==> flow/design.v (excerpt) <==
module upsample_csc (
    input  logic        clk,
    input  logic        resetn,
    input  logic        start,
    output logic        done,
    input  logic [15:0] sram_read_data,
    output logic [15:0] sram_write_data,
    output logic [17:0] sram_address,
    output logic        sram_we_n
);
logic [31:0] mult_1_in1, mult_1_in2;
logic [31:0] mult_2_in1, mult_2_in2;
logic [31:0] mult_3_in1, mult_3_in2;
logic [63:0] mult_1_res, mult_2_res, mult_3_res;
assign mult_1_res = mult_1_in1 * mult_1_in2;
assign mult_2_res = mult_2_in1 * mult_2_in2;
assign mult_3_res = mult_3_in1 * mult_3_in2;
M1 M1_unit (
    .CLOCK_50_I(clk),
    .resetn(resetn),
    .M1_start(start),
    .M1_done(done),
    .M1_SRAM_read_data(sram_read_data),
    .M1_SRAM_write_data(sram_write_data),
    .M1_SRAM_address(sram_address),
    .M1_SRAM_we_n(sram_we_n),
    .M1_mult_1_in1(mult_1_in1),
    .M1_mult_1_in2(mult_1_in2),
    .M1_mult_2_in1(mult_2_in1),
    .M1_mult_2_in2(mult_2_in2),
    .M1_mult_3_in1(mult_3_in1),
    .M1_mult_3_in2(mult_3_in2),
    .M1_mult_res_1(mult_1_res),
    .M1_mult_res_2(mult_2_res),
    .M1_mult_res_3(mult_3_res)
);
endmodule
Size: ~6000 cells after synthesis, ~340 flip-flops, roughly 55 I/O pins, ~0.048 sq mm of cells after synthesis.
==> flow/config.mk <==
export PLATFORM = sky130hd
export DESIGN_NAME = upsample_csc
export DESIGN_NICKNAME = upsample_csc
export VERILOG_FILES = /design/flow/design.v
export SDC_FILE = /design/flow/constraint.sdc
export NUM_CORES = 4
export LEC_CHECK = 0
export ABC_AREA = 1
export CAP_MARGIN = 5
export CELL_PAD_IN_SITES_DETAIL_PLACEMENT = 0
export CELL_PAD_IN_SITES_GLOBAL_PLACEMENT = 0
export CORE_MARGIN = 2
export CORE_UTILIZATION = 71
export CTS_CLUSTER_DIAMETER = 55
export MAX_ROUTING_LAYER = met4
export MIN_ROUTING_LAYER = met1
export PLACE_DENSITY = 0.64
export SETUP_SLACK_MARGIN = 1.07
export SLEW_MARGIN = 40
==> flow/constraint.sdc <==
create_clock -name core_clock -period 10.6 [get_ports {clk}]
set_input_delay 2.1200 -clock core_clock [delete_from_list [all_inputs] [get_ports {clk}]]
set_output_delay 2.1200 -clock core_clock [all_outputs]
set_load 0.01 [all_outputs]
run.sh (not shown) runs the stock make flow with config.mk's settings and CLKGATE_MAP_FILE=.
The first run completed and failed the layout checks on setup timing.
==> next run, changes <==
Settings changed: CAP_MARGIN 5 to 20, CELL_PAD_IN_SITES_DETAIL_PLACEMENT 0 to not set, CELL_PAD_IN_SITES_GLOBAL_PLACEMENT 0 to not set, CORE_UTILIZATION 71 to 64, CTS_CLUSTER_DIAMETER 55 to not set, MAX_ROUTING_LAYER met4 to not set, MIN_ROUTING_LAYER met1 to not set, PLACE_DENSITY 0.64 to 0.6, SETUP_SLACK_MARGIN 1.07 to not set, SLEW_MARGIN 40 to 20.
Clock period 10.6 ns to 12.7 ns, I/O delays scaled along.
Outcome:
- The new run finished clean
- clock skew is lower by 59 ps
- via count is lower by roughly a tenth
- global-route usage is lower by 6.3 points
- final cell count is lower slightly
- area after synthesis is unchanged
- worst setup slack gains 2100 ps
- non-clock buffer count is lower by 183
- register-to-register slack gains 2100 ps
==> next run, changes <==
Settings changed: ABC_AREA 1 to not set, CORE_UTILIZATION 64 to 40, SETUP_SLACK_MARGIN set to 0.65.
Clock period 12.7 ns to 10.7 ns, I/O delays scaled along.
- The changed run finished clean
- die area grows by 58%
- area after synthesis shrinks by 0.74%
- routed wire length grows by 2.0%
- setup slack degrades by 1200 ps
- synthesized cell count shrinks by 12%
- design area grows by 5.8%
- global-route usage shrinks by 12 points
- register-to-register slack degrades by 1200 ps
- core utilization shrinks by 23 points

## run 1
Starting RTL as in the previous note.
make LEC_CHECK=0 ABC_AREA=1 CAP_MARGIN=20 CORE_MARGIN=2 CORE_UTILIZATION=72 CTS_CLUSTER_SIZE=99 PLACE_DENSITY=0.43 SLEW_MARGIN=20 finish   # period 9.18 ns
Run 1 did not finish: a tool error stopped it during 5_1_grt.
Relative to run 1, the following input files were edited for run 2:
- PLACE_DENSITY: 0.43 -> 0.6
- ABC_AREA: 1 -> unset
- CTS_CLUSTER_SIZE: 99 -> unset
- CORE_UTILIZATION: 72 -> 32
- the clock period (ns, I/O delays scaled along): 9.18 -> 12.7
Findings:
Run 2 completed; timing, DRC and antenna clean. Post-synthesis cell count: run 2 < run 1. Run 2 -> run 1: count of port buffers added during placement delta 0, exact match. Between run 1 and run 2, the part of the Yosys area used for sequential elements does not differ in any meaningful way. Relative to run 1, number of placed cells counting well taps decreased by about 1.7% in run 2. Delta(synthesized chip area reported by yosys, run 2 - run 1) < 0. The area after synthesis in run 2 sits 350 µm² below the value recorded for run 1. Synthesized-area fraction occupied by and/or/nand/nor cells, run 1 and run 2, higher one = run 1. Looking at post-detailed-placement half-perimeter wirelength, run 2 sits 5.1 mm below run 1. The unique cell type count in the Yosys netlist of run 2 is higher than that of run 1. In the metrics for run 1 and run 2, the one carrying the higher routability congestion estimate from global placement is run 1.
## Diff of input files: run 3 against run 2
- CORE_UTILIZATION now 67, was 32
- the clock period (ns, I/O delays scaled along) now 11.1, was 12.7
==> results <==
Cmp run 2 and run 3 / core utilization of the finished layout / higher: run 3
Going from run 2 to run 3, part of the cycle the worst path needs now sits higher; register-to-register slack has decreased; count of clock-buffer cells in the layout shrank by 12; sequential fraction of total cell area shows no meaningful change.
Post-CTS repair timing setup buffer count on run 3 is up relative to run 2.
What run 4 does differently from run 3 at the input level:
- PLACE_DENSITY: 0.6 -> unset
- CORE_UTILIZATION: 67 -> 65
- the clock period (ns, I/O delays scaled along): 11.1 -> 8.62
### Flow results
From the logs: run 4 reached the end of the flow and failed the layout checks with setup timing. Looking at number of placement rows, run 4 sits 1 above run 3. Summary — chip area, run 4 relative to run 3: higher, by about 3%. Sort run 4 and run 3 by final setup slack of the worst path desc -> top: run 3. From run 3 to run 4, number of synthesized flops with an enable pin did not move at all.

## v2
Starting RTL as in the previous note.
clock: 11.0 ns
lec_check: 0
cap_margin: 15
cell_pad_in_sites_detail_placement: 0
cell_pad_in_sites_global_placement: 3
core_margin: 2
core_utilization: 40
gpl_timing_driven: 0
place_density_lb_addon: 0.13
slew_margin: 40
The following lists how v20 was set up differently from v2:
Settings: HOLD_SLACK_MARGIN: unset -> -0.01; PLACE_DENSITY_LB_ADDON: 0.13 -> unset; CAP_MARGIN: 15 -> 35; SLEW_MARGIN: 40 -> 35; CORE_UTILIZATION: 40 -> 22; CELL_PAD_IN_SITES_DETAIL_PLACEMENT: 0 -> 2; CELL_PAD_IN_SITES_GLOBAL_PLACEMENT: 3 -> 2; TNS_END_PERCENT: unset -> 65.
Findings:
Detailed placement HPWL deteriorates in v20 relative to v2. On utilization: v20 sits below v2. Compared with v2, v20 shows a non-clock buffer count in the final layout that is about 10% higher. Diff v2 -> v20 | worst-path maximum fanout | decrease of 6. v20 vs v2 on cell resize tally after clock tree synthesis: v20 is the higher one. On time the final worst path needs with I/O delays and setup: v20 sits above v2. In v20, the highest clock rate came out about 0.4% below the value in v2. Synthesized area per cell came out exactly the same in v20 and v2.
Edits applied to the flow inputs when going from v20 to v35:
Settings: a change of CORE_UTILIZATION from 22 to 40; a change of SLEW_MARGIN from 35 to 20; a change of CELL_PAD_IN_SITES_DETAIL_PLACEMENT from 2 to 1; a deleted TNS_END_PERCENT that had been 65; a change of CELL_PAD_IN_SITES_GLOBAL_PLACEMENT from 2 to 3; a deleted GPL_TIMING_DRIVEN that had been 0; a change of CAP_MARGIN from 35 to 20; a change of HOLD_SLACK_MARGIN from -0.01 to 0.23.
==> results <==
In summary, v35 completed successfully, with a layout that passed the timing, design-rule and antenna checks.
v35 against v20: maximum clock frequency held; cell area after layout fell 730 um2.
v35 ends up with a worst hold slack that is 0.019 ns lower than in v20.
Number of global-route vias before repair | v35 below v20
When v35 is set beside v20, its final-layout fill cell count turns out to be 10,646 smaller.
Delta (v35 minus v20): routed length per placed instance went up 5.1%.
Summary: with v20 as the reference, via count in v35 moved down slightly.
Modified inputs, v31 compared to v35
Settings: HOLD_SLACK_MARGIN: 0.23 -> unset; PLACE_DENSITY_LB_ADDON: unset -> 0.13; CTS_CLUSTER_SIZE: unset -> 26; ABC_AREA: unset -> 1; CAP_MARGIN: 20 -> 15; CELL_PAD_IN_SITES_DETAIL_PLACEMENT: 1 -> 0; CORE_UTILIZATION: 40 -> 36; GPL_TIMING_DRIVEN: unset -> 0; CORE_ASPECT_RATIO: unset -> 1.3; SLEW_MARGIN: 20 -> 40.
Findings:
Arrival time at the worst endpoint ended up 0.30 ns lower on v31 than on v35.
Changes observed in v31 relative to v35: number of global-route vias before repair saw a decrease; average via count per standard cell lower; placeable core region higher.
Via count: v31 > v35
Of v35 and v31, the run reporting the higher fraction of standard cell area that is sequential was v31.
Of v35 and v31, the run reporting the higher buffers inserted during post-CTS setup optimization was v31.

upsample_csc again, from the RTL that the note above started with.
Settings: LEC_CHECK=0, CAP_MARGIN=20, CELL_PAD_IN_SITES_DETAIL_PLACEMENT=2, CELL_PAD_IN_SITES_GLOBAL_PLACEMENT=2, CORE_MARGIN=2, CORE_UTILIZATION=22, GPL_TIMING_DRIVEN=0, HOLD_SLACK_MARGIN=-0.01, SLEW_MARGIN=10, TNS_END_PERCENT=65; clock period 11.0 ns.
Change:
CELL_PAD_IN_SITES_DETAIL_PLACEMENT = not set   (was 2)
CELL_PAD_IN_SITES_GLOBAL_PLACEMENT = not set   (was 2)
CORE_UTILIZATION = 72   (was 22)
GPL_TIMING_DRIVEN = not set   (was 0)
HOLD_SLACK_MARGIN = not set   (was -0.01)
PLACE_DENSITY = 0.64   (was not set)
SETUP_SLACK_MARGIN = 1.54   (was not set)
SLEW_MARGIN = 20   (was 10)
TNS_END_PERCENT = 10   (was 65)
=>
- setup slack is better by 0.20 ns
- cell count drops by a quarter to a third
- global-route usage climbs by 24 points
- cell area drops by a few percent
- core utilization climbs by 55 points
- die size drops by well over a third
- count of clock-buffer cells in the layout drops by 8
Change:
PLACE_DENSITY = 0.35   (was 0.64)
TNS_END_PERCENT = not set   (was 10)
What happened: Setup slack got worse by 0.35 ns; global-route usage falls by 1.4 points; wire length went up by 3.6%; first-iteration DRC count rises by 27%; via count rose by 3.5%; register-to-register slack is worse by 0.35 ns; fmax goes down by 3.3%; count of clock-buffer cells in the layout falls by 3.
Change:
CTS_CLUSTER_DIAMETER = 320   (was not set)
PLACE_DENSITY = not set   (was 0.35)
PLACE_DENSITY_LB_ADDON = 0.0   (was not set)
SLEW_MARGIN = 40   (was 20)
TNS_END_PERCENT = 10   (was not set)
Outcome: The new run completed with no timing, DRC or antenna violations; sequential share of layout area rises by 0.14 points; hold slack gains 0.0059 ns; register-to-register slack gains 0.49 ns; fmax rises by 4.8%; wire length falls by 3.0%; count of clock-buffer cells in the layout rises by 1; global-route usage rises by 1.6 points; die area does not change; final cell count falls by 0.38%; first-iteration DRC count falls by 12%.
Change:
CORE_UTILIZATION = 40   (was 72)
CTS_CLUSTER_DIAMETER = not set   (was 320)
HOLD_SLACK_MARGIN = 0.23   (was not set)
PLACE_DENSITY_LB_ADDON = not set   (was 0.0)
SETUP_SLACK_MARGIN = 1.21   (was 1.54)
SLEW_MARGIN = 20   (was 40)
TNS_END_PERCENT = not set   (was 10)
The new run produced a clean layout.
Register-to-register slack improves by 0.20 ns.
Wire length drops by 2.6%.
Global-route usage drops by 18 points.
Final area climbs by 2.0%.
Worst setup slack improves by 0.20 ns.
Non-clock buffer count climbs by 10.
Fmax climbs by 2.0%.
Worst hold slack stays flat.
First-iteration DRC count drops by 24%.
Change:
CAP_MARGIN = 35   (was 20)
CELL_PAD_IN_SITES_DETAIL_PLACEMENT = 2   (was not set)
CELL_PAD_IN_SITES_GLOBAL_PLACEMENT = 2   (was not set)
CORE_UTILIZATION = 22   (was 40)
GPL_TIMING_DRIVEN = 0   (was not set)
SETUP_SLACK_MARGIN = not set   (was 1.21)
SLEW_MARGIN = 40   (was 20)
=> Area after synthesis is unchanged; non-clock buffer count went up by 65; final area grows by 3.6%; hold slack gets better by 0.0041 ns; final cell count came out higher by 20%; setup slack loses 0.61 ns; wire length rises by 31%; die area grows by 81%; critical path depth is lower by 3; synthesized cell count stays the same.

## maple
upsample_csc again, from the RTL that the note above started with.
export LEC_CHECK = 0
export ABC_AREA = 1
export CAP_MARGIN = 5
export CELL_PAD_IN_SITES_DETAIL_PLACEMENT = 0
export CELL_PAD_IN_SITES_GLOBAL_PLACEMENT = 0
export CORE_MARGIN = 2
export CORE_UTILIZATION = 72
export CTS_CLUSTER_DIAMETER = 55
export MIN_ROUTING_LAYER = met1
export PLACE_DENSITY_LB_ADDON = 0.2
export SETUP_SLACK_MARGIN = 0.93
export SLEW_MARGIN = 0
create_clock -name core_clock -period 9.06 [get_ports {clk}]
maple never completed; the flow aborted with a tool error in global routing.
What yarrow does differently from maple at the input level:
# maple
export LEC_CHECK = 0
export ABC_AREA = 1
export CAP_MARGIN = 5
export CELL_PAD_IN_SITES_DETAIL_PLACEMENT = 0
export CELL_PAD_IN_SITES_GLOBAL_PLACEMENT = 0
export CORE_MARGIN = 2
export CORE_UTILIZATION = 72
export CTS_CLUSTER_DIAMETER = 55
export MIN_ROUTING_LAYER = met1
export PLACE_DENSITY_LB_ADDON = 0.2
export SETUP_SLACK_MARGIN = 0.93
export SLEW_MARGIN = 0
create_clock -name core_clock -period 9.06 [get_ports {clk}]
# yarrow
export LEC_CHECK = 0
export ABC_AREA = 1
export CAP_MARGIN = 5
export CELL_PAD_IN_SITES_DETAIL_PLACEMENT = 0
export CELL_PAD_IN_SITES_GLOBAL_PLACEMENT = 0
export CORE_MARGIN = 7
export CORE_UTILIZATION = 57
export CTS_CLUSTER_DIAMETER = 55
export MIN_ROUTING_LAYER = met1
export PLACE_DENSITY_LB_ADDON = 0.2
export SETUP_SLACK_MARGIN = 2.06
export SLEW_MARGIN = 0
create_clock -name core_clock -period 9.06 [get_ports {clk}]
### Flow results
To summarise yarrow: no stage aborted, but the layout did not pass its checks, failing on negative setup slack. As far as total cells reported by yosys after synthesis goes, yarrow and maple are indistinguishable; the numbers are identical. Count of instances resized after the clock tree is built ended up about 15% lower on yarrow than on maple. Relative to maple, the setup fix buffers added after clock tree synthesis measured on yarrow has decreased by more than half.
For tundra, these inputs were changed with respect to yarrow:
# yarrow
export LEC_CHECK = 0
export ABC_AREA = 1
export CAP_MARGIN = 5
export CELL_PAD_IN_SITES_DETAIL_PLACEMENT = 0
export CELL_PAD_IN_SITES_GLOBAL_PLACEMENT = 0
export CORE_MARGIN = 7
export CORE_UTILIZATION = 57
export CTS_CLUSTER_DIAMETER = 55
export MIN_ROUTING_LAYER = met1
export PLACE_DENSITY_LB_ADDON = 0.2
export SETUP_SLACK_MARGIN = 2.06
export SLEW_MARGIN = 0
create_clock -name core_clock -period 9.06 [get_ports {clk}]
# tundra
export LEC_CHECK = 0
export ABC_AREA = 1
export CAP_MARGIN = 5
export CELL_PAD_IN_SITES_DETAIL_PLACEMENT = 0
export CELL_PAD_IN_SITES_GLOBAL_PLACEMENT = 0
export CORE_MARGIN = 2
export CORE_UTILIZATION = 60
export CTS_CLUSTER_DIAMETER = 55
export MAX_ROUTING_LAYER = met4
export MIN_ROUTING_LAYER = met1
export PLACE_DENSITY = 0.64
export SETUP_SLACK_MARGIN = 2.06
export SLEW_MARGIN = 0
create_clock -name core_clock -period 10.6 [get_ports {clk}]
--- outcome ---
The flow did not stop early for tundra: all stages ran, and the layout cleared the timing, design-rule and antenna checks.
Final cell count (higher): yarrow
Between tundra and yarrow, fraction of area in non-clock buffers is higher for yarrow, tundra comes in under that.
Routed wire length is lower on yarrow
tundra reports a higher wire length of the first global-routing pass than yarrow does.
Cmp tundra vs yarrow: placed standard-cell area lower in tundra
For yarrow, the timing startpoint of the critical path was M1_unit.mult_op_3[5], unlike tundra, where it was M1_unit.mult_op_1[13].
Delta (tundra minus yarrow): die area went down; antenna diode instance count decreased by 1 relative to the old numbers; critical path depth went up by 17%.
## Diff of input files: ember against tundra
# tundra
export LEC_CHECK = 0
export ABC_AREA = 1
export CAP_MARGIN = 5
export CELL_PAD_IN_SITES_DETAIL_PLACEMENT = 0
export CELL_PAD_IN_SITES_GLOBAL_PLACEMENT = 0
export CORE_MARGIN = 2
export CORE_UTILIZATION = 60
export CTS_CLUSTER_DIAMETER = 55
export MAX_ROUTING_LAYER = met4
export MIN_ROUTING_LAYER = met1
export PLACE_DENSITY = 0.64
export SETUP_SLACK_MARGIN = 2.06
export SLEW_MARGIN = 0
create_clock -name core_clock -period 10.6 [get_ports {clk}]
# ember
export LEC_CHECK = 0
export ABC_AREA = 1
export CAP_MARGIN = 5
export CELL_PAD_IN_SITES_DETAIL_PLACEMENT = 0
export CELL_PAD_IN_SITES_GLOBAL_PLACEMENT = 2
export CORE_MARGIN = 7
export CORE_UTILIZATION = 43
export CTS_CLUSTER_DIAMETER = 55
export GPL_ROUTABILITY_DRIVEN = 0
export MAX_ROUTING_LAYER = met4
export MIN_ROUTING_LAYER = met1
export PLACE_DENSITY = 0.64
export SETUP_SLACK_MARGIN = -0.72
export SLEW_MARGIN = 30
export TNS_END_PERCENT = 85
create_clock -name core_clock -period 7.82 [get_ports {clk}]
Results
| first-iteration DRC count | ember vs tundra | 732 lower |. On setup slack, tundra beats ember. In the reports for ember and tundra, the smaller wire length of the first global-routing pass belongs to tundra. Nothing crashed in ember and all stages finished; the problem is that the final layout failed, the offending checks being negative setup slack. ember against tundra: worst hold slack fell by 4.8 ps, final sum of negative setup slack went down. Post-placement setup slack on ember is behind tundra.
